**flow/config.mk**
```make
export PLATFORM = sky130hd
export DESIGN_NAME = cpu
export DESIGN_NICKNAME = cpu
export VERILOG_FILES = /design/flow/design.v
export SDC_FILE = /design/flow/constraint.sdc
export NUM_CORES = 4
export LEC_CHECK = 0
export CAP_MARGIN = 20
export CORE_MARGIN = 2
export CORE_UTILIZATION = 72
export PLACE_DENSITY = 0.65
export SLEW_MARGIN = 20
```
**flow/constraint.sdc**
```tcl
create_clock -name core_clock -period 3.36 [get_ports {clk}]
set_input_delay 0.6720 -clock core_clock [delete_from_list [all_inputs] [get_ports {clk}]]
set_output_delay 0.6720 -clock core_clock [all_outputs]
set_load 0.01 [all_outputs]
```
**flow/design.v**
```verilog
module ALUb
	(output reg [7:0] Result,
	output reg [3:0] NZVC,  
	input wire [7:0] A, B,
	input wire [2:0] ALU_Sel);
	always @ (*)
		begin
			case (ALU_Sel)
				3'b000: begin		 
							{NZVC[0], Result} = A + B; 		 
							NZVC[3] = Result[7];			 
							if (Result==0)
								NZVC[2] = 1;				 
							else
								NZVC[2] = 0;
							if (A[7]==0 && B[7]==0 && Result[7]==1) 		 
								NZVC[1] = 1;
							else if (A[7]==1 && B[7]==1 && Result[7]==0)
								NZVC[1] = 1;
							else
								NZVC[1] = 0;
						end
				3'b001: begin		 
							{NZVC[0], Result} = A + 1;
							NZVC[3] = Result[7];
							if (Result==0)
								NZVC[2] = 1;
							else
								NZVC[2] = 0;
							if (A[7]==0 && Result[7]==1) 
								NZVC[1] = 1;
							else
								NZVC[1] = 0;
						end	
				3'b010: begin		 
							{NZVC[0], Result} = A - B;
							NZVC[3] = Result[7];
							if (Result==0)
								NZVC[2] = 1;
							else
								NZVC[2] = 0;
							if (A[7]==0 && B[7]==1 && Result[7]==1) 
								NZVC[1] = 1;
							else if (A[7]==1 && B[7]==0 && Result[7]==0)
								NZVC[1] = 1;
							else 
								NZVC[1] = 0;
						end
				3'b011: begin		 
							{NZVC[0], Result} = A - 1;
							NZVC[3] = Result[7];
							if (Result==0)
								NZVC[2] = 1;
							else
								NZVC[2] = 0;
							if (A[7]==1 && Result[7]==0) 
								NZVC[1] = 1;
							else 
								NZVC[1] = 0;          
						end	
				3'b100: begin			 
							Result = A & B;
							NZVC[3] = Result[7];
							if (Result==0)
								NZVC[2] = 1;
							else
								NZVC[2] = 0;
							NZVC[1] = 0;
							NZVC[0] = 0;
						end
				3'b101: begin		 
							Result = A | B;
							NZVC[3] = Result[7];
							if (Result==0)
								NZVC[2] = 1;
							else
								NZVC[2] = 0;
							NZVC[1] = 0;
							NZVC[0] = 0;
						end
				3'b110: begin		 
							Result = A ^ B;
							NZVC[3] = Result[7];
							if (Result==0)
								NZVC[2] = 1;
							else
								NZVC[2] = 0;
							NZVC[1] = 0;
							NZVC[0] = 0;
						end
				3'b111: begin		 
							Result = ~A;
							NZVC[3] = Result[7];
							if (Result==0)
								NZVC[2] = 1;
							else
								NZVC[2] = 0;
							NZVC[1] = 0;
							NZVC[0] = 0;
						end	
				default: begin
							Result = 8'hXX;
							NZVC = 4'hX; 
						end
				endcase	
		end	
endmodule
module data_path 
	(output reg [7:0] address,
	output reg [7:0] to_memory,
	output reg [7:0] IR_out,
	output reg [3:0] CCR_Result, 
	input wire [7:0] from_memory,
	input wire [2:0] ALU_Sel,
	input wire [1:0] Bus1_Sel, Bus2_Sel,
	input wire IR_Load, MAR_Load, PC_Load, A_Load, B_Load, CCR_Load, PC_Inc,
	input wire Clk, Reset);
	wire [3:0] NZVC;
	reg [7:0] IR;
	reg [7:0] Bus1, Bus2;
	reg [7:0] PC, MAR, A, B;
	wire [7:0] ALU_Result;
	always @ (Bus1_Sel, PC, A, B) 
	begin: MUX_BUS1
		case (Bus1_Sel)
			2'b00 : Bus1 = PC;
			2'b01 : Bus1 = A;
			2'b10 : Bus1 = B; 
			default : Bus1 = 8'h00;
		endcase 
	end
	always @ (Bus2_Sel, ALU_Result, Bus1, from_memory) 
	begin: MUX_BUS2
		case (Bus2_Sel)
			2'b00 : Bus2 = ALU_Result;
			2'b01 : Bus2 = Bus1;
			2'b10 : Bus2 = from_memory; 
			default : Bus2 = 8'h00;
		endcase 
	end	
	always @ (Bus1, MAR) 
	begin
		to_memory = Bus1;
		address = MAR; 
	end
	always @ (posedge Clk or negedge Reset)
	begin: INSTRUCTION_REGISTER
		if (!Reset) begin
			IR <= 8'h00;
			IR_out <= 8'h00;  
		end else begin
			if (IR_Load) begin
				IR <= Bus2;
				IR_out <= Bus2;
			end
		end
	end
	always @ (posedge Clk or negedge Reset)
	begin: MEMORY_ADDRESS_REGISTER
		if (!Reset)
			MAR <= 8'h00;
		else
			if (MAR_Load)
				MAR <= Bus2;
	end
	always @ (posedge Clk or negedge Reset)
	begin: PROGRAM_COUNTER
		if (!Reset)
			PC <= 8'h00;
		else
			if (PC_Load)
				PC <= Bus2;
			else if (PC_Inc)
				PC <= MAR + 1;
	end
	always @ (posedge Clk or negedge Reset)  
	begin: A_REGISTER
		if (!Reset)
			A <= 8'h00;
		else
			if (A_Load)
				A <= Bus2;
	end
	always @ (posedge Clk or negedge Reset)  
	begin: B_REGISTER
		if (!Reset)
			B <= 8'h00;
		else
			if (B_Load)
				B <= Bus2;
	end
	ALUb alu(.A(A), .B(B), .ALU_Sel(ALU_Sel), .NZVC(NZVC), .Result(ALU_Result));  
	always @ (posedge Clk or negedge Reset)  
	begin: CONDITION_CODE_REGISTER
		if (!Reset)
			CCR_Result <= 4'h0;
		else
			if (CCR_Load)
				CCR_Result <= NZVC;
	end
endmodule
module control_unit 
	(output reg IR_Load, 
	 output reg MAR_Load, 
	 output reg PC_Load, PC_Inc, 
	 output reg A_Load, B_Load,
	 output reg CCR_Load,
	 output reg [2:0] ALU_Sel,
	 output reg [1:0] Bus1_Sel, Bus2_Sel,
	 output reg write, 
	 input wire [7:0] IR, 
	 input wire [3:0] CCR_Result,
     input wire Clk, Reset);
  	reg [7:0] current_state, next_state;
  	parameter S0_FETCH = 0,   
              S1_FETCH = 1,
              S2_FETCH = 2,
              S3_DECODE = 3,  
              S4_LDA_IMM = 4,  
              S5_LDA_IMM = 5,
              S6_LDA_IMM = 6,
              S4_LDA_DIR = 7,  
              S5_LDA_DIR = 8,
              S6_LDA_DIR = 9,
              S7_LDA_DIR = 10,
              S8_LDA_DIR = 11,
			  S4_STA_DIR = 12,  
			  S5_STA_DIR = 13, 
			  S6_STA_DIR = 14, 
			  S7_STA_DIR = 15, 
			  S4_LDB_IMM = 16,  
			  S5_LDB_IMM = 17,
			  S6_LDB_IMM = 18,
			  S4_LDB_DIR = 19,  
			  S5_LDB_DIR = 20,
			  S6_LDB_DIR = 21,
			  S7_LDB_DIR = 22,
			  S8_LDB_DIR = 23,
			  S4_STB_DIR = 24,  
			  S5_STB_DIR = 25,
			  S6_STB_DIR = 26,
			  S7_STB_DIR = 27,
			  S4_BRA = 28,  
			  S5_BRA = 29,
			  S6_BRA = 30,
			  S4_BEQ = 31,  
			  S5_BEQ = 32,
			  S6_BEQ = 33,
			  S7_BEQ = 34,  
			  S4_BNE = 35,  
			  S5_BNE = 36,
			  S6_BNE = 37,
			  S7_BNE = 38,  
			  S4_BMI = 39,  
			  S5_BMI = 40,
			  S6_BMI = 41, 
			  S7_BMI = 42,  
			  S4_BPL = 43,  
			  S5_BPL = 44,
			  S6_BPL = 45,
			  S7_BPL = 46,  
			  S4_BVS = 47,  
			  S5_BVS = 48,
			  S6_BVS = 49,
			  S7_BVS = 50,  
			  S4_BVC = 51,  
			  S5_BVC = 52, 
			  S6_BVC = 53,
			  S7_BVC = 54,  
			  S4_BCS = 55,  
			  S5_BCS = 56,
			  S6_BCS = 57,
			  S7_BCS = 58,  
			  S4_BCC = 59,  
			  S5_BCC = 60,
			  S6_BCC = 61,
			  S7_BCC = 62,  
			  S4_ADD_AB = 63,  
			  S4_SUB_AB = 64,  
			  S4_AND_AB = 65,  
			  S4_OR_AB = 66,  
 			  S4_INCA = 67,  
			  S4_INCB = 68,  
			  S4_DECA = 69,  
			  S4_DECB = 70,  
			  S4_XORAB = 71,  
			  S4_NOTA = 72,  
			  S4_NOTB = 73,  
			  S4_ADDAB_LDB = 74,  
			  S8_BSKIP = 75;  
			  parameter LDA_IMM = 8'h86;  
			  parameter LDA_DIR = 8'h87;  
			  parameter LDB_IMM = 8'h88;  
			  parameter LDB_DIR = 8'h89;  
			  parameter STA_DIR = 8'h96;  
			  parameter STB_DIR = 8'h97;  
			  parameter ADD_AB = 8'h42;  
			  parameter SUB_AB = 8'h43;  
			  parameter AND_AB = 8'h44;  
			  parameter OR_AB = 8'h45;  
			  parameter INCA = 8'h46;  
			  parameter INCB = 8'h47;  
			  parameter DECA = 8'h48;  
			  parameter DECB = 8'h49;  
			  parameter XOR_AB = 8'h4A;  
			  parameter NOTA = 8'h4B;  
			  parameter NOTB = 8'h4C;  
			  parameter ADDAB_LDB = 8'h4D;  
			  parameter BRA = 8'h20;  
			  parameter BMI = 8'h21;  
			  parameter BPL = 8'h22;  
			  parameter BEQ = 8'h23;  
			  parameter BNE = 8'h24;  
			  parameter BVS = 8'h25;  
			  parameter BVC = 8'h26;  
			  parameter BCS = 8'h27;  
			  parameter BCC = 8'h28;  
  	always @ (posedge Clk or negedge Reset)
  		begin: STATE_MEMORY
  			if (!Reset)
  				current_state <= S0_FETCH;
  			else
  				current_state <= next_state;
  		end
  	always @ (*)
  		begin: NEXT_STATE_LOGIC
  			case (current_state)
  				S0_FETCH : next_state = S1_FETCH;
  				S1_FETCH : next_state = S2_FETCH;
  				S2_FETCH : next_state = S3_DECODE;
  				S3_DECODE : if (IR == LDA_IMM) next_state = S4_LDA_IMM;
  							 else if (IR == LDA_DIR) next_state = S4_LDA_DIR;
  							 else if (IR == STA_DIR) next_state = S4_STA_DIR;
							 else if (IR == LDB_IMM) next_state = S4_LDB_IMM;
							 else if (IR == LDB_DIR) next_state = S4_LDB_DIR;
							 else if (IR == STA_DIR) next_state = S4_STA_DIR;
							 else if (IR == STB_DIR) next_state = S4_STB_DIR;
							 else if (IR == ADD_AB) next_state = S4_ADD_AB;
							 else if (IR == ADDAB_LDB) next_state = S4_ADDAB_LDB;
							 else if (IR == SUB_AB) next_state = S4_SUB_AB;
							 else if (IR == AND_AB) next_state = S4_AND_AB;
							 else if (IR == OR_AB) next_state = S4_OR_AB;
							 else if (IR == INCA) next_state = S4_INCA;
							 else if (IR == INCB) next_state = S4_INCB;
							 else if (IR == DECA) next_state = S4_DECA;
							 else if (IR == DECB) next_state = S4_DECB;
							 else if (IR == XOR_AB) next_state = S4_XORAB;
							 else if (IR == NOTA) next_state = S4_NOTA;
							 else if (IR == NOTB) next_state = S4_NOTB;
							 else if (IR == BRA) next_state = S4_BRA;
							 else if (IR == BMI) 
								begin
									if (CCR_Result[3] == 1)
										next_state = S4_BMI;
									else
										next_state = S7_BMI;
								end
							 else if (IR == BPL) 
								begin
									if (CCR_Result[3] == 0)
										next_state = S4_BPL;
									else
										next_state = S7_BPL;
								end
							 else if (IR == BEQ) 
							 	begin
									if (CCR_Result[2] == 1)
										next_state = S4_BEQ;
									else
										next_state = S7_BEQ;
								end
							 else if (IR == BNE) 
							 	begin
									if (CCR_Result[2] == 0)
										next_state = S4_BNE;
									else
										next_state = S7_BNE;
								end
							 else if (IR == BVS) 
							 	begin
									if (CCR_Result[1] == 1)
										next_state = S4_BVS;
									else
										next_state = S7_BVS;
								end
							 else if (IR == BVC) 
							 	begin
									if (CCR_Result[1] == 0)
										next_state = S4_BVC;
									else
										next_state = S7_BVC;
								end
							 else if (IR == BCS) 
							 	begin
									if (CCR_Result[0] == 1)
										next_state = S4_BCS;
									else
										next_state = S7_BCS;
								end
							 else if (IR == BCC) 
							 	begin
									if (CCR_Result[0] == 0)
										next_state = S4_BCC;
									else
										next_state = S7_BCC;
								end
							 else next_state = S3_DECODE;  
  				S4_LDA_IMM : next_state = S5_LDA_IMM;  
  				S5_LDA_IMM : next_state = S6_LDA_IMM;
				S6_LDA_IMM : next_state = S0_FETCH;
				S4_LDA_DIR : next_state = S5_LDA_DIR;
				S5_LDA_DIR : next_state = S6_LDA_DIR;
				S6_LDA_DIR : next_state = S7_LDA_DIR;
				S7_LDA_DIR : next_state = S8_LDA_DIR;
				S8_LDA_DIR : next_state = S0_FETCH;
				S4_STA_DIR : next_state = S5_STA_DIR;
				S5_STA_DIR : next_state = S6_STA_DIR;
				S6_STA_DIR : next_state = S7_STA_DIR;
				S7_STA_DIR : next_state = S0_FETCH;
				S4_LDB_IMM : next_state = S5_LDB_IMM;
				S5_LDB_IMM : next_state = S6_LDB_IMM;
				S6_LDB_IMM : next_state = S0_FETCH;
				S4_LDB_DIR : next_state = S5_LDB_DIR;
				S5_LDB_DIR : next_state = S6_LDB_DIR;
				S6_LDB_DIR : next_state = S7_LDB_DIR;
				S7_LDB_DIR : next_state = S8_LDB_DIR;
				S8_LDB_DIR : next_state = S0_FETCH;
				S4_STB_DIR : next_state = S5_STB_DIR;
				S5_STB_DIR : next_state = S6_STB_DIR;
				S6_STB_DIR : next_state = S7_STB_DIR;
				S7_STB_DIR : next_state = S0_FETCH;
				S4_BRA : next_state = S5_BRA;
				S5_BRA : next_state = S6_BRA;
				S6_BRA : next_state = S0_FETCH;
			  	S4_BEQ : next_state = S5_BEQ;
				S5_BEQ : next_state = S6_BEQ;
				S6_BEQ : next_state = S0_FETCH;
				S7_BEQ : next_state = S8_BSKIP;
				S4_BNE : next_state = S5_BNE;
				S5_BNE : next_state = S6_BNE;
				S6_BNE : next_state = S0_FETCH;
				S7_BNE : next_state = S8_BSKIP;
				S4_BMI : next_state = S5_BMI;
				S5_BMI : next_state = S6_BMI;
				S6_BMI : next_state = S0_FETCH;
				S7_BMI : next_state = S8_BSKIP;
				S4_BPL : next_state = S5_BPL;
				S5_BPL : next_state = S6_BPL;
				S6_BPL : next_state = S0_FETCH;
				S7_BPL : next_state = S8_BSKIP;
				S4_BVS : next_state = S5_BVS;
				S5_BVS : next_state = S6_BVS;
				S6_BVS : next_state = S0_FETCH;
				S7_BVS : next_state = S8_BSKIP;
				S4_BVC : next_state = S5_BVC;
				S5_BVC : next_state = S6_BVC;
				S6_BVC : next_state = S0_FETCH;
				S7_BVC : next_state = S8_BSKIP;
				S4_BCS : next_state = S5_BCS;
				S5_BCS : next_state = S6_BCS;
				S6_BCS : next_state = S0_FETCH;
				S7_BCS : next_state = S8_BSKIP;
				S4_BCC : next_state = S5_BCC;
				S5_BCC : next_state = S6_BCC;
				S6_BCC : next_state = S0_FETCH;
				S7_BCC : next_state = S8_BSKIP;
				S8_BSKIP : next_state = S0_FETCH;
				S4_ADD_AB : next_state = S0_FETCH;
				S4_SUB_AB : next_state = S0_FETCH;
				S4_AND_AB : next_state = S0_FETCH;
				S4_OR_AB : next_state = S0_FETCH;
				S4_INCA : next_state = S0_FETCH;
  				default  : next_state = S0_FETCH;
  			endcase
  		end
  		always @ (*)
  			begin: OUTPUT_LOGIC
  				case (current_state)
  					S0_FETCH : 
  						begin  
  							IR_Load = 0;
							MAR_Load = 1;
							PC_Load = 0;
							PC_Inc = 0;
 							A_Load = 0;
							B_Load = 0;
 							ALU_Sel = 3'b000;
 							CCR_Load = 0;
 							Bus1_Sel = 2'b00;  
  							Bus2_Sel = 2'b01;  
 							write = 0;
						end
					S1_FETCH : 
  						begin  
  							IR_Load = 0;
							MAR_Load = 0;
							PC_Load = 0;
							PC_Inc = 1;
 							A_Load = 0;
							B_Load = 0;
 							ALU_Sel = 3'b000;
 							CCR_Load = 0;
 							Bus1_Sel = 2'b00;  
  							Bus2_Sel = 2'b01;  
 							write = 0;
						end
					S2_FETCH :
						begin  
							IR_Load = 1;
							MAR_Load = 0;
							PC_Load = 0;
							PC_Inc = 0;
 							A_Load = 0;
							B_Load = 0;
 							ALU_Sel = 3'b000;
 							CCR_Load = 0;
 							Bus1_Sel = 2'b00;  
  							Bus2_Sel = 2'b10;  
 							write = 0;
						end
					S3_DECODE : 
  						begin  
  							IR_Load = 0;
							MAR_Load = 0;
							PC_Load = 0;
							PC_Inc = 0;
 							A_Load = 0;
							B_Load = 0;
 							ALU_Sel = 3'b000;
 							CCR_Load = 0;
 							Bus1_Sel = 2'b00;  
  							Bus2_Sel = 2'b01;  
 							write = 0;
						end
					S4_LDA_IMM : 
  						begin  
  							IR_Load = 0;
							MAR_Load = 1;
							PC_Load = 0;
							PC_Inc = 0;
 							A_Load = 0;
							B_Load = 0;
 							ALU_Sel = 3'b000;
 							CCR_Load = 0;
 							Bus1_Sel = 2'b00;  
  							Bus2_Sel = 2'b01;  
 							write = 0;
						end
					S5_LDA_IMM : 
  						begin  
  							IR_Load = 0;
							MAR_Load = 0;
							PC_Load = 0;
							PC_Inc = 1;
 							A_Load = 0;
							B_Load = 0;
 							ALU_Sel = 3'b000;
 							CCR_Load = 0;
 							Bus1_Sel = 2'b00;  
  							Bus2_Sel = 2'b10;  
 							write = 0;
						end
					S6_LDA_IMM : 
  						begin  
  							IR_Load = 0;
							MAR_Load = 0;
							PC_Load = 0;
							PC_Inc = 0;
 							A_Load = 1;
							B_Load = 0;
 							ALU_Sel = 3'b000;
 							CCR_Load = 0;
 							Bus1_Sel = 2'b00;  
  							Bus2_Sel = 2'b10;  
 							write = 0;
						end
					S4_LDA_DIR : 
  						begin  
  							IR_Load = 0;
							MAR_Load = 1;
							PC_Load = 0;
							PC_Inc = 0;
 							A_Load = 0;
							B_Load = 0;
 							ALU_Sel = 3'b000;
 							CCR_Load = 0;
 							Bus1_Sel = 2'b00;  
  							Bus2_Sel = 2'b01;  
 							write = 0;
						end
					S5_LDA_DIR : 
  						begin  
  							IR_Load = 0;
							MAR_Load = 0;
							PC_Load = 0;
							PC_Inc = 1;
 							A_Load = 0;
							B_Load = 0;
 							ALU_Sel = 3'b000;
 							CCR_Load = 0;
 							Bus1_Sel = 2'b00;  
  							Bus2_Sel = 2'b10;  
 							write = 0;
						end
					S6_LDA_DIR : 
  						begin  
  							IR_Load = 0;
							MAR_Load = 1;
							PC_Load = 0;
							PC_Inc = 0;
 							A_Load = 0;
							B_Load = 0;
 							ALU_Sel = 3'b000;
 							CCR_Load = 0;
 							Bus1_Sel = 2'b00;  
  							Bus2_Sel = 2'b10;  
 							write = 0;
						end
					S7_LDA_DIR :
						begin  
  							IR_Load = 0;
							MAR_Load = 0;
							PC_Load = 0;
							PC_Inc = 0;
 							A_Load = 0;
							B_Load = 0;
 							ALU_Sel = 3'b000;
 							CCR_Load = 0;
 							Bus1_Sel = 2'b00;  
  							Bus2_Sel = 2'b10;  
 							write = 0;
						end
					S8_LDA_DIR :
						begin  
  							IR_Load = 0;
							MAR_Load = 0;
							PC_Load = 0;
							PC_Inc = 0;
 							A_Load = 1;
							B_Load = 0;
 							ALU_Sel = 3'b000;
 							CCR_Load = 0;
 							Bus1_Sel = 2'b00;  
  							Bus2_Sel = 2'b10;  
 							write = 0;
						end
					S4_LDB_IMM : 
  						begin  
  							IR_Load = 0;
							MAR_Load = 1;
							PC_Load = 0;
							PC_Inc = 0;
 							A_Load = 0;
							B_Load = 0;
 							ALU_Sel = 3'b000;
 							CCR_Load = 0;
 							Bus1_Sel = 2'b00;  
  							Bus2_Sel = 2'b01;  
 							write = 0;
						end
					S5_LDB_IMM : 
  						begin  
  							IR_Load = 0;
							MAR_Load = 0;
							PC_Load = 0;
							PC_Inc = 1;
 							A_Load = 0;
							B_Load = 0;
 							ALU_Sel = 3'b000;
 							CCR_Load = 0;
 							Bus1_Sel = 2'b00;  
  							Bus2_Sel = 2'b10;  
 							write = 0;
						end
					S6_LDB_IMM : 
  						begin  
  							IR_Load = 0;
							MAR_Load = 0;
							PC_Load = 0;
							PC_Inc = 0;
 							A_Load = 0;
							B_Load = 1;
 							ALU_Sel = 3'b000;
 							CCR_Load = 0;
 							Bus1_Sel = 2'b00;  
  							Bus2_Sel = 2'b10;  
 							write = 0;
						end
					S4_LDB_DIR : 
  						begin  
  							IR_Load = 0;
							MAR_Load = 1;
							PC_Load = 0;
							PC_Inc = 0;
 							A_Load = 0;
							B_Load = 0;
 							ALU_Sel = 3'b000;
 							CCR_Load = 0;
 							Bus1_Sel = 2'b00;  
  							Bus2_Sel = 2'b01;  
 							write = 0;
						end
					S5_LDB_DIR : 
  						begin  
  							IR_Load = 0;
							MAR_Load = 0;
							PC_Load = 0;
							PC_Inc = 1;
 							A_Load = 0;
							B_Load = 0;
 							ALU_Sel = 3'b000;
 							CCR_Load = 0;
 							Bus1_Sel = 2'b00;  
  							Bus2_Sel = 2'b10;  
 							write = 0;
						end
					S6_LDB_DIR : 
  						begin  
  							IR_Load = 0;
							MAR_Load = 1;
							PC_Load = 0;
							PC_Inc = 0;
 							A_Load = 0;
							B_Load = 0;
 							ALU_Sel = 3'b000;
 							CCR_Load = 0;
 							Bus1_Sel = 2'b00;  
  							Bus2_Sel = 2'b10;  
 							write = 0;
						end
					S7_LDB_DIR : 
  						begin  
  							IR_Load = 0;
							MAR_Load = 0;
							PC_Load = 0;
							PC_Inc = 0;
 							A_Load = 0;
							B_Load = 0;
 							ALU_Sel = 3'b000;
 							CCR_Load = 0;
 							Bus1_Sel = 2'b00;  
  							Bus2_Sel = 2'b10;  
 							write = 0;
						end
					S8_LDB_DIR :
						begin  
  							IR_Load = 0;
							MAR_Load = 0;
							PC_Load = 0;
							PC_Inc = 0;
 							A_Load = 0;
							B_Load = 1;
 							ALU_Sel = 3'b000;
 							CCR_Load = 0;
 							Bus1_Sel = 2'b00;  
  							Bus2_Sel = 2'b10;  
 							write = 0;
						end
					S4_STA_DIR : 
  						begin  
  							IR_Load = 0;
							MAR_Load = 1;
							PC_Load = 0;
							PC_Inc = 0;
 							A_Load = 0;
							B_Load = 0;
 							ALU_Sel = 3'b000;
 							CCR_Load = 0;
 							Bus1_Sel = 2'b00;  
  							Bus2_Sel = 2'b01;  
 							write = 0;
						end
					S5_STA_DIR : 
  						begin  
  							IR_Load = 0;
							MAR_Load = 0;
							PC_Load = 0;
							PC_Inc = 1;
 							A_Load = 0;
							B_Load = 0;
 							ALU_Sel = 3'b000;
 							CCR_Load = 0;
 							Bus1_Sel = 2'b00;  
  							Bus2_Sel = 2'b10;  
 							write = 0;
						end
					S6_STA_DIR : 
  						begin  
  							IR_Load = 0;
							MAR_Load = 1;
							PC_Load = 0;
							PC_Inc = 0;
 							A_Load = 0;
							B_Load = 0;
 							ALU_Sel = 3'b000;
 							CCR_Load = 0;
 							Bus1_Sel = 2'b00;  
  							Bus2_Sel = 2'b10;  
 							write = 0;
						end
					S7_STA_DIR : 
  						begin  
  							IR_Load = 0;
							MAR_Load = 0;
							PC_Load = 0;
							PC_Inc = 0;
 							A_Load = 0;
							B_Load = 0;
 							ALU_Sel = 3'b000;
 							CCR_Load = 0;
 							Bus1_Sel = 2'b01;  
  							Bus2_Sel = 2'b00;  
 							write = 1;
						end
					S4_STB_DIR : 
  						begin  
  							IR_Load = 0;
							MAR_Load = 1;
							PC_Load = 0;
							PC_Inc = 0;
 							A_Load = 0;
							B_Load = 0;
 							ALU_Sel = 3'b000;
 							CCR_Load = 0;
 							Bus1_Sel = 2'b00;  
  							Bus2_Sel = 2'b01;  
 							write = 0;
						end
					S5_STB_DIR : 
  						begin  
  							IR_Load = 0;
							MAR_Load = 0;
							PC_Load = 0;
							PC_Inc = 1;
 							A_Load = 0;
							B_Load = 0;
 							ALU_Sel = 3'b000;
 							CCR_Load = 0;
 							Bus1_Sel = 2'b00;  
  							Bus2_Sel = 2'b10;  
 							write = 0;
						end
					S6_STB_DIR : 
  						begin  
  							IR_Load = 0;
							MAR_Load = 1;
							PC_Load = 0;
							PC_Inc = 0;
 							A_Load = 0;
							B_Load = 0;
 							ALU_Sel = 3'b000;
 							CCR_Load = 0;
 							Bus1_Sel = 2'b00;  
  							Bus2_Sel = 2'b10;  
 							write = 0;
						end
					S7_STB_DIR : 
  						begin  
  							IR_Load = 0;
							MAR_Load = 0;
							PC_Load = 0;
							PC_Inc = 0;
 							A_Load = 0;
							B_Load = 0;
 							ALU_Sel = 3'b000;
 							CCR_Load = 0;
 							Bus1_Sel = 2'b10;  
  							Bus2_Sel = 2'b00;  
 							write = 1;
						end
					S4_ADD_AB : 
  						begin  
  							IR_Load = 0;
							MAR_Load = 0;
							PC_Load = 0;
							PC_Inc = 0;
 							A_Load = 1;
							B_Load = 0;
 							ALU_Sel = 3'b000;
 							CCR_Load = 1;
 							Bus1_Sel = 2'b01;  
  							Bus2_Sel = 2'b00;  
 							write = 0;
						end
					S4_SUB_AB :
						begin  
							IR_Load = 0;
							MAR_Load = 0;
							PC_Load = 0;
							PC_Inc = 0;
 							A_Load = 1;
							B_Load = 0;
 							ALU_Sel = 3'b010;
 							CCR_Load = 1;
 							Bus1_Sel = 2'b01;  
  							Bus2_Sel = 2'b00;  
 							write = 0;
						end
					S4_AND_AB :
						begin  
							IR_Load = 0;
							MAR_Load = 0;
							PC_Load = 0;
							PC_Inc = 0;
 							A_Load = 1;
							B_Load = 0;
 							ALU_Sel = 3'b100;
 							CCR_Load = 1;
 							Bus1_Sel = 2'b01;  
  							Bus2_Sel = 2'b00;  
 							write = 0;
						end
					S4_OR_AB :
						begin  
							IR_Load = 0;
							MAR_Load = 0;
							PC_Load = 0;
							PC_Inc = 0;
 							A_Load = 1;
							B_Load = 0;
 							ALU_Sel = 3'b101;
 							CCR_Load = 1;
 							Bus1_Sel = 2'b01;  
  							Bus2_Sel = 2'b00;  
 							write = 0;
						end
					S4_INCA :
						begin  
							IR_Load = 0;
							MAR_Load = 0;
							PC_Load = 0;
							PC_Inc = 0;
 							A_Load = 1;
							B_Load = 0;
 							ALU_Sel = 3'b001;
 							CCR_Load = 1;
 							Bus1_Sel = 2'b01;  
  							Bus2_Sel = 2'b00;  
 							write = 0;
						end
					S4_DECA :
						begin  
							IR_Load = 0;
							MAR_Load = 0;
							PC_Load = 0;
							PC_Inc = 0;
 							A_Load = 1;
							B_Load = 0;
 							ALU_Sel = 3'b011;
 							CCR_Load = 1;
 							Bus1_Sel = 2'b01;  
  							Bus2_Sel = 2'b00;  
 							write = 0;
						end
					S4_XORAB :
						begin  
							IR_Load = 0;
							MAR_Load = 0;
							PC_Load = 0;
							PC_Inc = 0;
 							A_Load = 1;
							B_Load = 0;
 							ALU_Sel = 3'b110;
 							CCR_Load = 1;
 							Bus1_Sel = 2'b01;  
  							Bus2_Sel = 2'b00;  
 							write = 0;
						end
					S4_NOTA :
						begin  
							IR_Load = 0;
							MAR_Load = 0;
							PC_Load = 0;
							PC_Inc = 0;
 							A_Load = 1;
							B_Load = 0;
 							ALU_Sel = 3'b111;
 							CCR_Load = 1;
 							Bus1_Sel = 2'b01;  
  							Bus2_Sel = 2'b00;  
 							write = 0;
						end
					S4_ADDAB_LDB :
						begin  
							IR_Load = 0;
							MAR_Load = 0;
							PC_Load = 0;
							PC_Inc = 0;
 							A_Load = 0;
							B_Load = 1;
 							ALU_Sel = 3'b000;
 							CCR_Load = 1;
 							Bus1_Sel = 2'b01;  
  							Bus2_Sel = 2'b00;  
 							write = 0;
						end
					S4_INCB :
						begin  
							IR_Load = 0;
							MAR_Load = 0;
							PC_Load = 0;
							PC_Inc = 0;
							A_Load = 0;
							B_Load = 1;
							ALU_Sel = 3'b001;
							CCR_Load = 1;
							Bus1_Sel = 2'b10;  
							Bus2_Sel = 2'b00;  
							write = 0;
						end
					S4_DECB :
						begin  
							IR_Load = 0;
							MAR_Load = 0;
							PC_Load = 0;
							PC_Inc = 0;
							A_Load = 0;
							B_Load = 1;
							ALU_Sel = 3'b011;
							CCR_Load = 1;
							Bus1_Sel = 2'b10;  
							Bus2_Sel = 2'b00;  
							write = 0;
						end
					S4_NOTB :
						begin  
							IR_Load = 0;
							MAR_Load = 0;
							PC_Load = 0;
							PC_Inc = 0;
							A_Load = 0;
							B_Load = 1;
							ALU_Sel = 3'b111;
							CCR_Load = 1;
							Bus1_Sel = 2'b10;  
							Bus2_Sel = 2'b00;  
							write = 0;
						end
					S4_BRA :
						begin  
							IR_Load = 0;
							MAR_Load = 1;
							PC_Load = 0;
							PC_Inc = 0;
							A_Load = 0;
							B_Load = 0;
							ALU_Sel = 3'b000;
							CCR_Load = 0;
							Bus1_Sel = 2'b00;  
							Bus2_Sel = 2'b01;  
							write = 0;
						end
					S5_BRA :
						begin  
							IR_Load = 0;
							MAR_Load = 0;
							PC_Load = 0;
							PC_Inc = 0;
							A_Load = 0;
							B_Load = 0;
							ALU_Sel = 3'b000;
							CCR_Load = 0;
							Bus1_Sel = 2'b00;  
							Bus2_Sel = 2'b10;  
							write = 0;
						end
					S6_BRA :
						begin  
							IR_Load = 0;
							MAR_Load = 0;
							PC_Load = 1;
							PC_Inc = 0;
							A_Load = 0;
							B_Load = 0;
							ALU_Sel = 3'b000;
							CCR_Load = 0;
							Bus1_Sel = 2'b00;  
							Bus2_Sel = 2'b10;  
							write = 0;
						end
					S4_BMI :
						begin  
							IR_Load = 0;
							MAR_Load = 1;
							PC_Load = 0;
							PC_Inc = 0;
							A_Load = 0;
							B_Load = 0;
							ALU_Sel = 3'b000;
							CCR_Load = 0;
							Bus1_Sel = 2'b00;  
							Bus2_Sel = 2'b01;  
							write = 0;
						end
					S5_BMI :
						begin  
							IR_Load = 0;
							MAR_Load = 0;
							PC_Load = 0;
							PC_Inc = 0;
							A_Load = 0;
							B_Load = 0;
							ALU_Sel = 3'b000;
							CCR_Load = 0;
							Bus1_Sel = 2'b00;  
							Bus2_Sel = 2'b10;  
							write = 0;
						end
					S6_BMI :
						begin  
							IR_Load = 0;
							MAR_Load = 0;
							PC_Load = 1;
							PC_Inc = 0;
							A_Load = 0;
							B_Load = 0;
							ALU_Sel = 3'b000;
							CCR_Load = 0;
							Bus1_Sel = 2'b00;  
							Bus2_Sel = 2'b10;  
							write = 0;
						end
					S7_BMI :
						begin  
							IR_Load = 0;
							MAR_Load = 1;
							PC_Load = 0;
							PC_Inc = 0;
							A_Load = 0;
							B_Load = 0;
							ALU_Sel = 3'b000;
							CCR_Load = 0;
							Bus1_Sel = 2'b00;  
							Bus2_Sel = 2'b01;  
							write = 0;
						end
					S4_BPL :
						begin  
							IR_Load = 0;
							MAR_Load = 1;
							PC_Load = 0;
							PC_Inc = 0;
							A_Load = 0;
							B_Load = 0;
							ALU_Sel = 3'b000;
							CCR_Load = 0;
							Bus1_Sel = 2'b00;  
							Bus2_Sel = 2'b01;  
							write = 0;
						end
					S5_BPL :
						begin  
							IR_Load = 0;
							MAR_Load = 0;
							PC_Load = 0;
							PC_Inc = 0;
							A_Load = 0;
							B_Load = 0;
							ALU_Sel = 3'b000;
							CCR_Load = 0;
							Bus1_Sel = 2'b00;  
							Bus2_Sel = 2'b10;  
							write = 0;
						end
					S6_BPL :
						begin  
							IR_Load = 0;
							MAR_Load = 0;
							PC_Load = 1;
							PC_Inc = 0;
							A_Load = 0;
							B_Load = 0;
							ALU_Sel = 3'b000;
							CCR_Load = 0;
							Bus1_Sel = 2'b00;  
							Bus2_Sel = 2'b10;  
							write = 0;
						end
					S7_BPL :
						begin  
							IR_Load = 0;
							MAR_Load = 1;
							PC_Load = 0;
							PC_Inc = 0;
							A_Load = 0;
							B_Load = 0;
							ALU_Sel = 3'b000;
							CCR_Load = 0;
							Bus1_Sel = 2'b00;  
							Bus2_Sel = 2'b01;  
							write = 0;
						end
					S4_BEQ :
						begin  
							IR_Load = 0;
							MAR_Load = 1;
							PC_Load = 0;
							PC_Inc = 0;
							A_Load = 0;
							B_Load = 0;
							ALU_Sel = 3'b000;
							CCR_Load = 0;
							Bus1_Sel = 2'b00;  
							Bus2_Sel = 2'b01;  
							write = 0;
						end
					S5_BEQ :
						begin  
							IR_Load = 0;
							MAR_Load = 0;
							PC_Load = 0;
							PC_Inc = 0;
							A_Load = 0;
							B_Load = 0;
							ALU_Sel = 3'b000;
							CCR_Load = 0;
							Bus1_Sel = 2'b00;  
							Bus2_Sel = 2'b10;  
							write = 0;
						end
					S6_BEQ :
						begin  
							IR_Load = 0;
							MAR_Load = 0;
							PC_Load = 1;
							PC_Inc = 0;
							A_Load = 0;
							B_Load = 0;
							ALU_Sel = 3'b000;
							CCR_Load = 0;
							Bus1_Sel = 2'b00;  
							Bus2_Sel = 2'b10;  
							write = 0;
						end
					S7_BEQ :
						begin  
							IR_Load = 0;
							MAR_Load = 1;
							PC_Load = 0;
							PC_Inc = 0;
							A_Load = 0;
							B_Load = 0;
							ALU_Sel = 3'b000;
							CCR_Load = 0;
							Bus1_Sel = 2'b00;  
							Bus2_Sel = 2'b01;  
							write = 0;
						end
					S4_BNE :
						begin  
							IR_Load = 0;
							MAR_Load = 1;
							PC_Load = 0;
							PC_Inc = 0;
							A_Load = 0;
							B_Load = 0;
							ALU_Sel = 3'b000;
							CCR_Load = 0;
							Bus1_Sel = 2'b00;  
							Bus2_Sel = 2'b01;  
							write = 0;
						end
					S5_BNE :
						begin  
							IR_Load = 0;
							MAR_Load = 0;
							PC_Load = 0;
							PC_Inc = 0;
							A_Load = 0;
							B_Load = 0;
							ALU_Sel = 3'b000;
							CCR_Load = 0;
							Bus1_Sel = 2'b00;  
							Bus2_Sel = 2'b10;  
							write = 0;
						end
					S6_BNE :
						begin  
							IR_Load = 0;
							MAR_Load = 0;
							PC_Load = 1;
							PC_Inc = 0;
							A_Load = 0;
							B_Load = 0;
							ALU_Sel = 3'b000;
							CCR_Load = 0;
							Bus1_Sel = 2'b00;  
							Bus2_Sel = 2'b10;  
							write = 0;
						end
					S7_BNE :
						begin  
							IR_Load = 0;
							MAR_Load = 1;
							PC_Load = 0;
							PC_Inc = 0;
							A_Load = 0;
							B_Load = 0;
							ALU_Sel = 3'b000;
							CCR_Load = 0;
							Bus1_Sel = 2'b00;  
							Bus2_Sel = 2'b01;  
							write = 0;
						end
					S4_BVS :
						begin  
							IR_Load = 0;
							MAR_Load = 1;
							PC_Load = 0;
							PC_Inc = 0;
							A_Load = 0;
							B_Load = 0;
							ALU_Sel = 3'b000;
							CCR_Load = 0;
							Bus1_Sel = 2'b00;  
							Bus2_Sel = 2'b01;  
							write = 0;
						end
					S5_BVS :
						begin  
							IR_Load = 0;
							MAR_Load = 0;
							PC_Load = 0;
							PC_Inc = 0;
							A_Load = 0;
							B_Load = 0;
							ALU_Sel = 3'b000;
							CCR_Load = 0;
							Bus1_Sel = 2'b00;  
							Bus2_Sel = 2'b10;  
							write = 0;
						end
					S6_BVS :
						begin  
							IR_Load = 0;
							MAR_Load = 0;
							PC_Load = 1;
							PC_Inc = 0;
							A_Load = 0;
							B_Load = 0;
							ALU_Sel = 3'b000;
							CCR_Load = 0;
							Bus1_Sel = 2'b00;  
							Bus2_Sel = 2'b10;  
							write = 0;
						end
					S7_BVS :
						begin  
							IR_Load = 0;
							MAR_Load = 1;
							PC_Load = 0;
							PC_Inc = 0;
							A_Load = 0;
							B_Load = 0;
							ALU_Sel = 3'b000;
							CCR_Load = 0;
							Bus1_Sel = 2'b00;  
							Bus2_Sel = 2'b01;  
							write = 0;
						end
					S4_BVC :
						begin  
							IR_Load = 0;
							MAR_Load = 1;
							PC_Load = 0;
							PC_Inc = 0;
							A_Load = 0;
							B_Load = 0;
							ALU_Sel = 3'b000;
							CCR_Load = 0;
							Bus1_Sel = 2'b00;  
							Bus2_Sel = 2'b01;  
							write = 0;
						end
					S5_BVC :
						begin  
							IR_Load = 0;
							MAR_Load = 0;
							PC_Load = 0;
							PC_Inc = 0;
							A_Load = 0;
							B_Load = 0;
							ALU_Sel = 3'b000;
							CCR_Load = 0;
							Bus1_Sel = 2'b00;  
							Bus2_Sel = 2'b10;  
							write = 0;
						end
					S6_BVC :
						begin  
							IR_Load = 0;
							MAR_Load = 0;
							PC_Load = 1;
							PC_Inc = 0;
							A_Load = 0;
							B_Load = 0;
							ALU_Sel = 3'b000;
							CCR_Load = 0;
							Bus1_Sel = 2'b00;  
							Bus2_Sel = 2'b10;  
							write = 0;
						end
					S7_BVC :
						begin  
							IR_Load = 0;
							MAR_Load = 1;
							PC_Load = 0;
							PC_Inc = 0;
							A_Load = 0;
							B_Load = 0;
							ALU_Sel = 3'b000;
							CCR_Load = 0;
							Bus1_Sel = 2'b00;  
							Bus2_Sel = 2'b01;  
							write = 0;
						end
					S4_BCS :
						begin  
							IR_Load = 0;
							MAR_Load = 1;
							PC_Load = 0;
							PC_Inc = 0;
							A_Load = 0;
							B_Load = 0;
							ALU_Sel = 3'b000;
							CCR_Load = 0;
							Bus1_Sel = 2'b00;  
							Bus2_Sel = 2'b01;  
							write = 0;
						end
					S5_BCS :
						begin  
							IR_Load = 0;
							MAR_Load = 0;
							PC_Load = 0;
							PC_Inc = 0;
							A_Load = 0;
							B_Load = 0;
							ALU_Sel = 3'b000;
							CCR_Load = 0;
							Bus1_Sel = 2'b00;  
							Bus2_Sel = 2'b10;  
							write = 0;
						end
					S6_BCS :
						begin  
							IR_Load = 0;
							MAR_Load = 0;
							PC_Load = 1;
							PC_Inc = 0;
							A_Load = 0;
							B_Load = 0;
							ALU_Sel = 3'b000;
							CCR_Load = 0;
							Bus1_Sel = 2'b00;  
							Bus2_Sel = 2'b10;  
							write = 0;
						end
					S7_BCS :
						begin  
							IR_Load = 0;
							MAR_Load = 1;
							PC_Load = 0;
							PC_Inc = 0;
							A_Load = 0;
							B_Load = 0;
							ALU_Sel = 3'b000;
							CCR_Load = 0;
							Bus1_Sel = 2'b00;  
							Bus2_Sel = 2'b01;  
							write = 0;
						end
					S4_BCC :
						begin  
							IR_Load = 0;
							MAR_Load = 1;
							PC_Load = 0;
							PC_Inc = 0;
							A_Load = 0;
							B_Load = 0;
							ALU_Sel = 3'b000;
							CCR_Load = 0;
							Bus1_Sel = 2'b00;  
							Bus2_Sel = 2'b01;  
							write = 0;
						end
					S5_BCC :
						begin  
							IR_Load = 0;
							MAR_Load = 0;
							PC_Load = 0;
							PC_Inc = 0;
							A_Load = 0;
							B_Load = 0;
							ALU_Sel = 3'b000;
							CCR_Load = 0;
							Bus1_Sel = 2'b00;  
							Bus2_Sel = 2'b10;  
							write = 0;
						end
					S6_BCC :
						begin  
							IR_Load = 0;
							MAR_Load = 0;
							PC_Load = 1;
							PC_Inc = 0;
							A_Load = 0;
							B_Load = 0;
							ALU_Sel = 3'b000;
							CCR_Load = 0;
							Bus1_Sel = 2'b00;  
							Bus2_Sel = 2'b10;  
							write = 0;
						end
					S7_BCC :
						begin  
							IR_Load = 0;
							MAR_Load = 1;
							PC_Load = 0;
							PC_Inc = 0;
							A_Load = 0;
							B_Load = 0;
							ALU_Sel = 3'b000;
							CCR_Load = 0;
							Bus1_Sel = 2'b00;  
							Bus2_Sel = 2'b01;  
							write = 0;
						end
					S8_BSKIP :
						begin  
							IR_Load = 0;
							MAR_Load = 0;
							PC_Load = 0;
							PC_Inc = 1;
							A_Load = 0;
							B_Load = 0;
							ALU_Sel = 3'b000;
							CCR_Load = 0;
							Bus1_Sel = 2'b00;  
							Bus2_Sel = 2'b10;  
							write = 0;
						end
					default : 
						begin
							IR_Load = 0;
							MAR_Load = 0;
							PC_Load = 0;
							PC_Inc = 0;
							A_Load = 0;
							B_Load = 0;
							ALU_Sel = 3'b000;
							CCR_Load = 0;
							Bus1_Sel = 2'b00;  
							Bus2_Sel = 2'b00;  
							write = 0;
						end
  				endcase
  			end
endmodule
module cpu 
	(output wire [7:0] address,
	 output wire [7:0] to_memory,
	 output wire write,
	 input wire [7:0] from_memory, 
     input wire clk, reset);
        wire IR_Load;
    wire MAR_Load;
    wire PC_Load;
    wire PC_Inc;
    wire A_Load;
    wire B_Load;
    wire CCR_Load;
    wire[2:0] ALU_Sel;
    wire[1:0] Bus1_Sel, Bus2_Sel;
    wire[7:0] IR;
    wire[3:0] CCR_Result;
	control_unit ctrl_un0 (
        .IR_Load(IR_Load),
        .MAR_Load(MAR_Load),
        .PC_Load(PC_Load),
        .PC_Inc(PC_Inc),
        .A_Load(A_Load),
        .B_Load(B_Load),
        .CCR_Load(CCR_Load),
        .ALU_Sel(ALU_Sel),
        .Bus1_Sel(Bus1_Sel),
        .Bus2_Sel(Bus2_Sel),
        .write(write),
        .IR(IR),
        .CCR_Result(CCR_Result),
        .Clk(clk),
        .Reset(reset)
	);
	data_path dt_pht0 (
		.address(address),
        .to_memory(to_memory),
        .IR_out(IR),
        .CCR_Result(CCR_Result),
        .from_memory(from_memory),
        .ALU_Sel(ALU_Sel),
        .Bus1_Sel(Bus1_Sel),
        .Bus2_Sel(Bus2_Sel),
        .IR_Load(IR_Load),
        .MAR_Load(MAR_Load),
        .PC_Load(PC_Load),
        .PC_Inc(PC_Inc),
        .A_Load(A_Load),
        .B_Load(B_Load),
        .CCR_Load(CCR_Load),
        .Clk(clk),
        .Reset(reset)
	);
endmodule
```
**flow/run.sh**
```bash
#!/bin/bash
# the make line also repeats each setting of config.mk as NAME=value (left out here)
make -C /OpenROAD-flow-scripts/flow DESIGN_CONFIG=/design/flow/config.mk WORK_HOME=/design/flow/orfs CLKGATE_MAP_FILE= finish
```
==> run summary, run 1 <==
The layout was made with Yosys and OpenROAD.

The flow ran to the end, but the layout failed its checks. The checks that failed: setup timing. The flip-flop cell with the highest count after synthesis is sky130_fd_sc_hd__dfrtp_1. Looking at the clock tree report, the maximum root-to-sink buffer count equals 2. The multiplexer share of the synthesized area is 0.0587. The violation tally recorded at the end of detailed-routing iteration 0 is 1102. For this design, the CTS-stage hold fixing added 0 buffers. The initial antenna violation count is 0.

Based on the critical path, the design can be clocked at up to 0.293 GHz. The CTS report gives the tree buffer count as 5. The script reports the combined buffer and inverter count of the critical path as 3. For this sky-water flow run, the detailed-routed wirelength per cell is reported as 23.6 um. The H-tree generated during clock tree synthesis spans 2 levels. The critical path class is register to register. The post-synth design cell area is 6180 um2.

The power in the clock group is 0.000451 W. The met3 capacity usage during global routing is 0.131. Endpoints with negative setup slack in the final report add up to 4. The main area contributors are sky130_fd_sc_hd__dfrtp_1, sky130_fd_sc_hd__ha_1, sky130_fd_sc_hd__a21oi_1, sky130_fd_sc_hd__nand2_1, sky130_fd_sc_hd__o21ai_0. STA classifies the critical path startpoint as a register. The detailed-route via count is ~7400. OpenROAD emitted warnings numbering 54.

The die boundary width is 96.7 um. The power group with the largest share is combinational cells. The critical path depth is 11.

The via count of the first global-routing pass came to 6887. The class of the tightest hold or removal check is input port to async pin. The required time at the worst-slack endpoint is 3.56 ns. Ranked by instance count, the synthesized netlist is headed by sky130_fd_sc_hd__nand2_1, sky130_fd_sc_hd__a21oi_1, sky130_fd_sc_hd__nor2_1, sky130_fd_sc_hd__dfrtp_1, sky130_fd_sc_hd__o21ai_0. The cell taking the most area after synthesis is sky130_fd_sc_hd__dfrtp_1. The remaining number of nets flagged by the antenna check after routing is 0.

The detailed-route DRC error count is 0. The cell that appears most often on the critical path is sky130_fd_sc_hd__buf_4. Per the summary, power density relative to cell area is between 1000 and 1500 nW/um2. Once layout is complete, the cells apart from fillers number 949. Of the total power, combinational logic draws 0.784.

The TritonCTS clock tree is built. The number of max-capacitance violations reported is 0. The flip-flop and latch power is 0.00136 W. The endpoint of the most critical setup path is dt_pht0.A[4].

The fraction of synthesized cell area taken by the top area cell type is 0.206. The global-route track usage on met1 is 0.576. At the floorplan stage, the core utilization is reported as 0.749. The script extracted a net switching power of 0.00473 W. The largest net degree at the start of global routing is 38.

The number of enable-type register cells in the synthesized netlist is 0. The floorplan report gives the top-level pin count as 27. The number of cell instances on the worst register-to-register path is 11. When the netlist entered floorplanning its net count stood at 866. The synthesized area per cell is roughly 7.6 um2. From synthesis to final layout, the design area changed by 11.8%. After global routing the overflow that remains totals 0.

The number of cells after detailed placement is 939. Per the final timing report, the hold violations number 0. Of all flip-flops after synthesis, the portion carrying an async set or reset was 1.00. The transition time of the tightest slew-check pin is approximately 0.9 ns.

According to the Yosys statistics, the synthesized design has a chip area of 6180 um2. The later pin in the worst-skew pair is clocked with a latency of 0.31 ns. The critical path's top delay family is AND-OR/OR-AND gates. The number of synthesized register bits is approximately 51. The placeable core region is between 8000 and 9000 um2. The floorplan step set the die height to 96.7 um. The count of fill cells added during filler insertion is between 500 and 600. The first TritonRoute pass finished after 12 iterations.

The analysis reports a worst IR drop on VDD of 0.852 mV. The routed design shows a via density per instance of 7.76. The detailed router reported a total wirelength of ~22000 um. The number of standard cells reported by yosys is 816. According to the finish report, the design has a final net count of 893. The combinational power reported by the tool is around 0.0066 W. Per the synthesis report, the XOR/XNOR share of the synthesized area is 0.0354.

Of the total synthesized cell area, the portion taken by full adders, half adders and majority gates is 0.0834. The floorplan die area is 9350 um2. The most frequently used library cell after synthesis is sky130_fd_sc_hd__nand2_1.

The HPWL reported at the end of detailed placement is around 17000 um. The smallest clock period supported by the final layout is computed as 3.41 ns. The placed instances occupy a cell area of approximately 6700 um2. The final weighted congestion recorded by global placement is about 1.2. The switching power as a share of total power is 0.563. The end of the worst register-to-register path is dt_pht0.A[4]. Per Yosys stat, the portion of area used by sequential elements is 0.206. The clock tree has to reach 51 sinks. The count of different cell masters after synthesis is between 80 and 90. Along the worst path, the maximum fanout reaches 6. The number of antenna cells inserted is 0. The met2 global-route usage is 0.735. The Yosys warning count is 3.

The clock tree root buffer cell is sky130_fd_sc_hd__clkbuf_8. The layer with the highest usage is met2. The critical register-to-register path startpoint is ctrl_un0.current_state[0]. Among the non-sequential cells, AND-OR/OR-AND gates take the most area.

Summing all non-filler instances in the final layout gives an area of 6910 um2. Overall routing resource usage recorded by global route was 0.463. Checking max transition, the worst relative margin is 0.407.

The critical path in the final layout is reported with a setup slack of -0.0538 ns. Counting pins that exceed their max-slew limit in the final report gives 0. The clock-pin slew on the worst setup and hold paths is 0.10 ns. The floorplan has 33 rows.

The largest clock skew in the final design is 0.0127 ns. The share of total power dissipated in the clock network is 0.054. STA puts the critical path data arrival time at 3.62 ns. The endpoint type of the worst setup path is a register. The startpoint of the worst setup timing path is ctrl_un0.current_state[0].

The cell internal power dissipation is 0.00367 W. The count of buffers inserted at the top-level ports is 26. The leakage power in the latest report is 2.85 nW. The cell with the largest stage delay on the worst path is sky130_fd_sc_hd__o2111ai_1. The setup slack of the most critical reg-to-reg path is -0.05 ns.

The signal on the critical path passes through buf_4 -> inv_1 -> ha_1 -> nor4b_1 -> buf_4 -> o2111ai_1 -> o311ai_1 -> a2111oi_1 -> a221oi_1 -> a221o_1 -> mux2_2. In the synthesized netlist, the number of instances is approximately 820. In this run, the synthesized area fraction spent on AND-OR/OR-AND gates is recorded as 0.296. The area share of and/or/nand/nor cells after synthesis is 0.255. The wire length of the first global-routing pass is 35600 um. The power share of the sequential group is 0.162. The stage delay of the slowest cell on the critical path is 0.53 ns. Dividing the final minimum period by the clock period gives 1.02.
## repair_timing
action	CTS	global route
setup endpoints to repair	8	19
pin swaps	0	2
cloned	0	1
setup buffers	0	1
resized	10	23
endpoints found under the hold margin	0	0
## routing by layer
layer  share of wire  vias to the layer above
li1                -                     3105
met1            0.35                     3303
met2            0.44                      714
met3            0.13                      238
met4           0.079                        0
met5               0                        -
## area by class of cell
cell class	count	area, um2	share of cell area
Clock buffer	5	68.8	0.00995
Multi-Input combinational cell	672	4590	0.664
Clock inverter	3	46.3	0.00670
Inverter	36	135	0.0195
Sequential cell	51	1280	0.185
Tap cell	105	131	0.0190
Timing Repair Buffer	77	666	0.0963
## stage by stage
| stage | hold WS (ns) | setup TNS [ns] | util | setup WS [ns] | total power [W] |
|---|---|---|---|---|---|
| 2_1_floorplan | 0.376 | 0 | - | 0.338 | 0.00555 |
| 3_3_place_gp | 0.516 | 0 | 0.810 | 0.171 | 0.00727 |
| 5_1_grt | 0.467 | -0.00783 | 0.837 | -0.00661 | 0.00882 |
| 4_1_cts | 0.443 | -0.0618 | 0.827 | -0.0292 | 0.00800 |
| 3_5_place_dp | 0.526 | 0 | 0.810 | 0.0663 | 0.00750 |
| 6_report | 0.434 | -0.189 | 0.837 | -0.0538 | 0.00840 |
==> run 2, diff against run 1 <==
Settings changed: CORE_UTILIZATION 72 to 64, PLACE_DENSITY 0.65 to default.
Clock period 3.36 ns to 4.19 ns, I/O delays scaled along.
==> run 2 against run 1 <==
  * Critical path type is now register to output port
  * The run now finishes clean
  * Clock skew about the same
  * Clock power down 35%
  * Global-route usage down 4.3 points
  * Final area down 4.3%
  * Sequential cell count unchanged
  * Worst hold slack better by 0.14 ns
  * Total power down 25%
  * Combinational power down 25%
==> run summary, run 2 <==
The layout was made with Yosys and OpenROAD.

The floorplan die area came to 10500 um2 (was 9350 um2). The synthesized area per cell is 7.58 um2 (unchanged). The critical path's top delay family is buffers and inverters (was AND-OR/OR-AND gates). The detailed-route via count is 6937 (was 7360). The share of the yosys chip area belonging to registers is 0.206 (unchanged). The buffers inserted during post-CTS setup optimization is 0 (unchanged). The setup slack of the most critical reg-to-reg path came to 0.41 ns (was -0.05 ns). The power in the clock group is 0.000292 W (was 0.000451 W). Subtracting the final worst setup slack from the clock period gives approximately 4.0 ns.

The final wirelength is 21400 um (was 22400 um). The clock-pin slew on the worst setup and hold paths came to 0.10 ns (about the same). The critical path depth is 8 (was 11). The total number of placement rows is 35 (was 33).

For hold timing, the worst endpoint is dt_pht0.B[5]. The share of the synthesized netlist area taken by xor and xnor gates came to 0.0354 (unchanged). The AND-OR/OR-AND share of the synthesized area is 0.296 (unchanged). The final number of hold-violating endpoints is 0 (unchanged).

The arithmetic-cell share of the synthesized area counting full adders, half adders and majority gates is 0.0834 (unchanged). The total nets after synthesis is 866 (unchanged). The flip-flop and latch power is 0.00110 W (was 0.00136 W).

The sum of negative setup slack is 0 ns (was -0.189 ns). The wire length of the first global-routing pass is 34100 um (was 35600 um). The multiplexer share of the synthesized area is 0.0587 (unchanged).

Outcome: finished clean (was finished with violations). The critical register-to-register path startpoint is ctrl_un0.current_state[2] (was ctrl_un0.current_state[0]). The Yosys warning count was 3 (unchanged). The number of setup violations in the final report is 0 (was 4).

The HPWL reported at the end of detailed placement is 16100 um (was 16600 um). The number of cell instances on the worst register-to-register path is 8 (was 11). The transition time of the tightest slew-check pin is 0.940 ns (was 0.889 ns).

The synthesized netlist cell count is 816 (unchanged). The number of max-capacitance violations reported came to 0 (unchanged). The post-layout period usage of the worst path is 0.945 (was 1.02). The stage delay of the slowest cell on the critical path was 0.62 ns (was 0.53 ns).

The tally of OpenROAD warnings was 53 (was 54). The number of nets at the end of the flow came to 867 (was 893). The critical path startpoint category is a register (unchanged). The number of optimization iterations in the first detailed-route pass is 8 (was 12). The cell with the most instances after synthesis is sky130_fd_sc_hd__nand2_1 (unchanged). The number of levels the H-tree was split into is 2 (unchanged).

The placeable core region came to 9330 um2 (was 8260 um2). The headroom to the max-slew limit is 0.373 (was 0.407). The number of antenna cells inserted is 0 (unchanged).

The number of vias per cell after detailed routing was 7.33 (was 7.76). The fraction of synthesized cell area taken by the top area cell type is 0.206 (unchanged). The cell taking the most area after synthesis is sky130_fd_sc_hd__dfrtp_1 (unchanged). The largest clock skew in the final design is 0.0127 ns (about the same). The initial cell density of the core is 0.663 (was 0.749).

The die boundary width is 102 um (was 96.7 um). Largest cells by area after synthesis: sky130_fd_sc_hd__dfrtp_1, sky130_fd_sc_hd__ha_1, sky130_fd_sc_hd__a21oi_1, sky130_fd_sc_hd__nand2_1, sky130_fd_sc_hd__o21ai_0 (unchanged). The cts-stage hold buffer count is 0 (unchanged). The TritonCTS clock tree is built (unchanged). The buffer and inverter count on the worst path is 2 (was 3). The clock tree root buffer cell is sky130_fd_sc_hd__clkbuf_8 (unchanged). The end of the worst register-to-register path is dt_pht0.A[4] (unchanged). The number of clock buffers inserted by TritonCTS is 5 (unchanged). The power share of the sequential group is 0.175 (was 0.162). The number of design-rule violations left by the first detailed-router iteration is 755 (was 1102).

The launch point of the worst min-delay path is recorded as dt_pht0.B[5]. The maximum clock insertion buffer count is 2 (unchanged). The final standard cell utilization of the core is 0.709 (was 0.837). The number of standard cells reported by yosys came to 816 (unchanged). The count of different cell masters after synthesis was 89 (unchanged). The power density over the cells was 956 nW/um2 (was 1210 nW/um2). The chip area in the Yosys report is 6180 um2 (unchanged). The cell with the largest stage delay on the worst path is sky130_fd_sc_hd__clkdlybuf4s50_1 (was sky130_fd_sc_hd__o2111ai_1). The via count of the first global-routing pass came to 6424 (was 6887). The layout overhead on the synthesized area was 6.98% (was 11.8%). The initial antenna violation count is 1 (was 0). CP Cell Sequence: inv_1 -> ha_1 -> and3b_1 -> o21ai_1 -> and2_1 -> a21oi_1 -> o21ai_0 -> clkdlybuf4s50_1 (was buf_4 -> inv_1 -> ha_1 -> nor4b_1 -> buf_4 -> o2111ai_1 -> o311ai_1 -> a2111oi_1 -> a221oi_1 -> a221o_1 -> mux2_2). The count of buffers inserted at the top-level ports is 26 (unchanged). The area share of and/or/nand/nor cells after synthesis was 0.255 (unchanged). The class of the tightest hold or removal check is register to register (was input port to async pin). The endpoint type of the worst setup path is an output port (was register). Leading post-synthesis cells by instance count: sky130_fd_sc_hd__nand2_1, sky130_fd_sc_hd__a21oi_1, sky130_fd_sc_hd__nor2_1, sky130_fd_sc_hd__dfrtp_1, sky130_fd_sc_hd__o21ai_0 (unchanged).

The number of primary I/O pins is 27 (unchanged). The largest net degree at the start of global routing was 35 (was 38). Setup repair after global routing left no endpoint under its margin. The power of the combinational group came to 0.00493 W (was 0.00659 W). The critical path class is register to output port (was register to register).

The clock network latency to the later pin of the worst-skew pair is 0.32 ns (was 0.31 ns). The count of clock tree sinks is 51 (unchanged). The worst endpoint data arrival time is 3.12 ns (was 3.62 ns). The switching power as a share of total power is 0.572 (was 0.563). The startpoint of the worst setup timing path is ctrl_un0.current_state[1] (was ctrl_un0.current_state[0]). The cell internal power dissipation is 0.00271 W (was 0.00367 W). The power group with the largest share is combinational cells (unchanged). The worst hold path was traced through 2 stages. The final-report max-slew violation count was 0 (unchanged).

The required time at the worst-slack endpoint is 3.35 ns (was 3.56 ns). Per the timing report, the achievable frequency comes out to approximately 0.25 GHz. The endpoint of the most critical setup path is to_memory[6] (was dt_pht0.A[4]). The leakage power is 2.63 nW (was 2.85 nW). The largest non-sequential cell family by area is AND-OR/OR-AND gates (unchanged). The detailed-route DRC error count came to 0 (unchanged). The number of enable-type register cells in the synthesized netlist came to 0 (unchanged). The switching power is 0.00362 W (was 0.00473 W). The post-detailed-route wirelength per cell is 22.6 um (was 23.6 um). The share of power burned in the clock network is 0.046 (was 0.054). The total global routing overflow came to 0 (unchanged). The height of the die is 102 um (was 96.7 um).

The fraction of registers with async set/reset was 1.00 (unchanged). The remaining number of nets flagged by the antenna check after routing is 0 (unchanged). The number of synthesized register bits is 51 (unchanged). The post-synth design cell area is 6180 um2 (unchanged). The global routing usage summed across all routing layers is 0.420 (was 0.463). The final weighted congestion in routability-driven placement is 1.03 (was 1.23). The proportion of power drawn by combinational gates is 0.779 (was 0.784). The largest fanout on the critical path is 12 (was 6). The flip-flop cell with the highest count after synthesis was sky130_fd_sc_hd__dfrtp_1 (unchanged). The maximum vdd ir drop is 0.832 mV (was 0.852 mV).
==> run 2: stage by stage <==
step	instances	total power [W]	worst slack, ns	hold WS, ns	area (um2)
3_5_place_dp	939	0.00580	0.438	0.545	6520
2_1_floorplan	816	0.00445	1.17	0.482	6180
3_3_place_gp	939	0.00567	0.591	0.530	6520
5_1_grt	947	0.00675	0.116	0.590	6620
4_1_cts	947	0.00612	0.0816	0.566	6610
6_report	947	0.00632	0.231	0.570	6620
==> run 2: per-layer routing <==
metal	global-route usage	vias up	share of wire
met1	0.555	3195	0.38
met3	0.0848	117	0.12
met4	0.222	2	0.059
met2	0.649	576	0.44
met5	0	-	0.00061
li1	-	3047	-
==> run 2: what timing repair did <==
action,4_1_cts,5_1_grt
hold endpoints to repair,0,0
setup endpoints to repair,0,2
gates resized,0,2
==> run 2: cell type report <==
cell class	count	area [um2]
clock buffer	5	68.8
multi-input combinational	672	4510
tap	129	161
inverter	36	135
clock inverter	3	20.0
sequential	51	1280
timing repair buffer	51	443
fill	756	2710
==> run 3, diff against run 2 <==
Settings changed: CELL_PAD_IN_SITES_DETAIL_PLACEMENT from default to 0, CORE_ASPECT_RATIO from default to 1.14, CORE_UTILIZATION 64 to 71, CTS_CLUSTER_DIAMETER from default to 339, CTS_CLUSTER_SIZE from default to 27, MIN_ROUTING_LAYER from default to met1, PLACE_DENSITY_LB_ADDON from default to 0.05.
Clock period 4.19 ns to 4.96 ns, I/O delays scaled along.
==> run 3 against run 2 <==
  * Still clean
  * First-iteration DRC count grew 46%
  * Critical path depth unchanged
  * Count of clock-buffer cells in the layout is the same
  * Worst setup slack worse by 0.030 ns
  * Routed wire length increased by 0.63%
  * Worst hold slack improved by 0.00053 ns
  * Clock power up 1%
  * Largest power group unchanged
==> run summary, run 3 <==
The layout was made with Yosys and OpenROAD.

The switching power was 0.00308 W (was 0.00362 W). The initial antenna violation count is 1 (unchanged). The maximum vdd ir drop is 0.570 mV (was 0.832 mV). The endpoint of the most critical setup path is to_memory[1] (was to_memory[6]). The flow reports an fmax of 0.210 GHz. The placeable core region is 8510 um2 (was 9330 um2). The maximum clock insertion buffer count is 2 (unchanged). The Yosys warning count is 3 (unchanged). The layout overhead on the synthesized area came to 5.42% (was 6.98%). The cell taking the most area after synthesis is sky130_fd_sc_hd__dfrtp_1 (unchanged). Outcome: finished clean (unchanged). The count of different cell masters after synthesis is 89 (unchanged).

The count of fill cells added during filler insertion is 667 (was 756). The number of cell instances on the worst register-to-register path came to 11 (was 8). The total number of placement rows was 36 (was 35). The number of design-rule violations left by the first detailed-router iteration was 1105 (was 755). The share of the synthesized netlist area taken by xor and xnor gates is 0.0354 (unchanged). The count of buffers inserted at the top-level ports is 26 (unchanged).

The post-synth design cell area is 6180 um2 (unchanged). The floorplan die area came to 9480 um2 (was 10500 um2). The number of primary I/O pins is 27 (unchanged). The headroom to the max-slew limit is 0.342 (was 0.373). The startpoint of the worst setup timing path is ctrl_un0.current_state[1] (unchanged). The TritonCTS clock tree is built (unchanged). The leakage power is 2.58 nW (was 2.63 nW). The standard cell area after detailed placement came to 6410 um2 (was 6520 um2). The largest net degree at the start of global routing is 52 (was 35). The cell with the largest stage delay on the worst path is sky130_fd_sc_hd__o21ai_1 (was sky130_fd_sc_hd__clkdlybuf4s50_1). The remaining number of nets flagged by the antenna check after routing is 0 (unchanged).

The total global routing overflow is 0 (unchanged). The final weighted congestion in routability-driven placement is 1.13 (was 1.03). The critical path startpoint category is a register (unchanged). The power density over the cells is 825 nW/um2 (was 956 nW/um2). The critical path depth came to 8 (unchanged). The stage delay of the slowest cell on the critical path is 0.75 ns (was 0.62 ns). The sum of negative setup slack is 0 ns (unchanged). The count of cells resized by post-cts repair is 0 (unchanged). The total nets after synthesis is 866 (unchanged).

The die boundary width is 91.4 um (was 102 um). The critical path's top delay family is AND-OR/OR-AND gates (was buffers and inverters). The critical register-to-register path startpoint is ctrl_un0.current_state[1] (was ctrl_un0.current_state[2]).

The clock network latency to the later pin of the worst-skew pair came to 0.32 ns (about the same). The share of the yosys chip area belonging to registers came to 0.206 (unchanged). The height of the die came to 104 um (was 102 um). The flip-flop cell with the highest count after synthesis is sky130_fd_sc_hd__dfrtp_1 (unchanged). The total non-filler cell area in the finished layout is 6520 um2 (was 6620 um2).

The HPWL reported at the end of detailed placement is 16100 um (about the same). The class of the tightest hold or removal check is register to register (unchanged). The final wirelength is 21500 um (was 21400 um).

The largest fanout on the critical path is 12 (unchanged). The setup slack of the most critical reg-to-reg path is 1.08 ns (was 0.41 ns). The required time at the worst-slack endpoint was 3.97 ns (was 3.35 ns). The startpoint of the tightest hold check path is dt_pht0.B[6] (was dt_pht0.B[5]). The number of synthesized register bits came to 51 (unchanged).

The wire length of the first global-routing pass is 34300 um (was 34100 um). CP Cell Sequence: inv_1 -> ha_1 -> and3b_1 -> o21ai_1 -> and2_1 -> a21oi_1 -> o21ai_0 -> clkdlybuf4s50_1 (unchanged). After layout, the minimum clock period comes to between 4 and 5 ns. The number of clock buffers inserted by TritonCTS is 5 (unchanged). The flip-flop and latch power is 0.00100 W (was 0.00110 W). The number of levels the H-tree was split into is 2 (unchanged). The number of enable-type register cells in the synthesized netlist is 0 (unchanged).

The number of vias per cell after detailed routing is 7.66 (was 7.33). The power share of the sequential group is 0.187 (was 0.175). The number of antenna cells inserted was 0 (unchanged). The buffer and inverter count on the worst path is 2 (unchanged).

The number of max-capacitance violations reported is 0 (unchanged). The fraction of synthesized cell area taken by the top area cell type came to 0.206 (unchanged). The detailed-route DRC error count is 0 (unchanged). The cts-stage hold buffer count was 0 (unchanged).

The chip area in the Yosys report is 6180 um2 (unchanged). The final number of hold-violating endpoints is 0 (unchanged).
==> run 3: area by class of cell <==
| class | count | area, um2 | share of cell area |
|---|---|---|---|
| sequential | 51 | 1280 | 0.196 |
| tap | 114 | 143 | 0.0219 |
| clock inverter | 2 | 37.5 | 0.00576 |
| inverter | 36 | 135 | 0.0207 |
| clock buffer | 5 | 68.8 | 0.0106 |
| timing repair buffer | 39 | 353 | 0.0541 |
| multi-input combinational | 672 | 4510 | 0.691 |
==> run 3: per-layer routing <==
layer	global-route usage	part of all wire	routed length, um	vias up
met5	0	0	0	-
met4	0.265	0.085	1840	0
met3	0.0815	0.10	2210	180
met2	0.711	0.45	9720	586
met1	0.575	0.36	7730	3245
li1	-	-	-	3025
==> run 3: through the flow <==
step	setup slack (ns)	instances	power, W	util	hold slack [ns]
2_1_floorplan	1.85	816	0.00376	-	0.482
3_3_place_gp	0.965	911	0.00472	0.752	0.524
3_5_place_dp	0.790	911	0.00487	0.752	0.540
4_1_cts	0.413	918	0.00518	0.765	0.564
5_1_grt	0.114	919	0.00567	0.766	0.594
6_report	0.202	919	0.00538	0.766	0.570
Power figures rest on the tool's default switching activity, not on a simulated workload.
